Setup of alpha:
// pe_tile_new_unq1
module pe_tile_new_unq1 (
clk,
config_addr,
config_data,
out_BUS16_S0_T0,
in_BUS16_S0_T0,
out_BUS16_S0_T1,
in_BUS16_S0_T1,
out_BUS16_S0_T2,
in_BUS16_S0_T2,
out_BUS16_S0_T3,
in_BUS16_S0_T3,
out_BUS16_S0_T4,
in_BUS16_S0_T4,
out_BUS16_S1_T0,
in_BUS16_S1_T0,
out_BUS16_S1_T1,
in_BUS16_S1_T1,
out_BUS16_S1_T2,
in_BUS16_S1_T2,
out_BUS16_S1_T3,
in_BUS16_S1_T3,
out_BUS16_S1_T4,
in_BUS16_S1_T4,
out_BUS16_S2_T0,
in_BUS16_S2_T0,
out_BUS16_S2_T1,
in_BUS16_S2_T1,
out_BUS16_S2_T2,
in_BUS16_S2_T2,
out_BUS16_S2_T3,
in_BUS16_S2_T3,
out_BUS16_S2_T4,
in_BUS16_S2_T4,
out_BUS16_S3_T0,
in_BUS16_S3_T0,
out_BUS16_S3_T1,
in_BUS16_S3_T1,
out_BUS16_S3_T2,
in_BUS16_S3_T2,
out_BUS16_S3_T3,
in_BUS16_S3_T3,
out_BUS16_S3_T4,
in_BUS16_S3_T4,
out_BUS1_S0_T0,
in_BUS1_S0_T0,
out_BUS1_S0_T1,
in_BUS1_S0_T1,
out_BUS1_S0_T2,
in_BUS1_S0_T2,
out_BUS1_S0_T3,
in_BUS1_S0_T3,
out_BUS1_S0_T4,
in_BUS1_S0_T4,
out_BUS1_S1_T0,
in_BUS1_S1_T0,
out_BUS1_S1_T1,
in_BUS1_S1_T1,
out_BUS1_S1_T2,
in_BUS1_S1_T2,
out_BUS1_S1_T3,
in_BUS1_S1_T3,
out_BUS1_S1_T4,
in_BUS1_S1_T4,
out_BUS1_S2_T0,
in_BUS1_S2_T0,
out_BUS1_S2_T1,
in_BUS1_S2_T1,
out_BUS1_S2_T2,
in_BUS1_S2_T2,
out_BUS1_S2_T3,
in_BUS1_S2_T3,
out_BUS1_S2_T4,
in_BUS1_S2_T4,
out_BUS1_S3_T0,
in_BUS1_S3_T0,
out_BUS1_S3_T1,
in_BUS1_S3_T1,
out_BUS1_S3_T2,
in_BUS1_S3_T2,
out_BUS1_S3_T3,
in_BUS1_S3_T3,
out_BUS1_S3_T4,
in_BUS1_S3_T4,
reset,
tile_id
);
  input clk;
  input [31:0] config_addr;
  input [31:0] config_data;
  output [15:0] out_BUS16_S0_T0;
  input [15:0] in_BUS16_S0_T0;
  output [15:0] out_BUS16_S0_T1;
  input [15:0] in_BUS16_S0_T1;
  output [15:0] out_BUS16_S0_T2;
  input [15:0] in_BUS16_S0_T2;
  ...
clock: 30.2 ns
lec_check: 0
abc_area: 0
cap_margin: 30
cell_pad_in_sites_global_placement: 1
core_margin: 2
core_utilization: 45
cts_cluster_size: 43
gpl_routability_driven: 1
max_routing_layer: met5
min_routing_layer: met1
place_density_lb_addon: 0.25
setup_slack_margin: 4.62
slew_margin: 20
tns_end_percent: 55
run.sh (not shown) runs the stock make flow with config.mk's settings and CLKGATE_MAP_FILE=.
The flow did not stop early for alpha: all stages ran, and the layout cleared the timing, DRC and antenna checks.
#### Input delta (beta over alpha)
- setting HOLD_SLACK_MARGIN to 0.08 for the first time
- removing TNS_END_PERCENT (formerly 55)
- changing SETUP_SLACK_MARGIN from 4.62 to 2.8
- changing CAP_MARGIN from 30 to 20
- changing the clock period (ns, I/O delays scaled along) from 30.2 to 10.6
--- outcome ---
Nothing crashed in beta and all stages finished; the problem is that the final layout failed, the offending checks being negative setup slack.
Taking alpha as the reference, in beta switching component of the power +3.4 mW, pin count of the biggest net entering global routing picked up an extra 16, number of global-route vias before repair saw an increase.
Modified inputs, gamma compared to beta
- removing HOLD_SLACK_MARGIN (formerly 0.08)
- setting TNS_END_PERCENT to 90 for the first time
- changing SETUP_SLACK_MARGIN from 2.8 to 3.41
- changing the clock period (ns, I/O delays scaled along) from 10.6 to 30.2
Findings:
The flow did not stop early for gamma: all stages ran, and the layout cleared the timing, DRC and antenna checks. gamma reports its highest-delay cell along the critical path as sky130_fd_sc_hd__clkdlybuf4s50_1 while beta reports sky130_fd_sc_hd__fa_1. Compared to beta, gamma has biggest fanout along the worst timing path 21 higher. Relative to beta, period utilization has decreased by 40 points in gamma. Note that the count of non-filler cells in the finished layout recorded for beta amounts to 1.16 times the value seen in gamma. Comparing gamma against beta, there is no change at all in area of the die.
Relative to gamma, the following input files were edited for delta:
- CELL_PAD_IN_SITES_DETAIL_PLACEMENT now 1, previously not set
- TNS_END_PERCENT now 55, was 90
- CORE_MARGIN now 3, was 2
- SETUP_SLACK_MARGIN now 4.62, was 3.41
- CAP_MARGIN now 30, was 20
- the clock period (ns, I/O delays scaled along) now 28.0, was 30.2
### Flow results
Against gamma as the reference, delta delivers a higher final worst-path cycle share.
Cell area reported after detailed placement of gamma is on par with delta.
delta against gamma; total power consumption of the routed design is up by more than 10%.
On final cell count, delta and gamma are basically level.
NOTE initial DRC count gamma->delta decreased slightly
gamma has a lower routed wire length on met2 than delta.
Lower final-layout clock-cell area share goes to delta over gamma.
Across both runs, worst-case setup margin in the final layout was lower for delta than for gamma.
Of delta and gamma, the higher number of clock buffer instances in the layout belongs to gamma.
## Diff of input files: epsilon against delta
- CELL_PAD_IN_SITES_DETAIL_PLACEMENT removed (was 1)
- CORE_MARGIN changed from 3 to 2
- CELL_PAD_IN_SITES_GLOBAL_PLACEMENT changed from 1 to 0
- TNS_END_PERCENT changed from 55 to 95
- HOLD_SLACK_MARGIN newly set to 0.08
- CORE_UTILIZATION changed from 45 to 69
- SETUP_SLACK_MARGIN changed from 4.62 to -1.34
- PLACE_DENSITY_LB_ADDON removed (was 0.25)
- CAP_MARGIN changed from 30 to 20
- the clock period (ns, I/O delays scaled along) changed from 28.0 to 16.5
--- outcome ---
epsilon terminated abnormally: global routing (5_1_grt) reported ODB-0269.
Changes observed in epsilon relative to delta: area enclosed by the die boundary fell 35%, count of standard-cell rows fell about 19%.
Number of instances in the placed design in epsilon vs delta: down 4.0%
Power figures rest on the tool's default switching activity, not on a simulated workload.
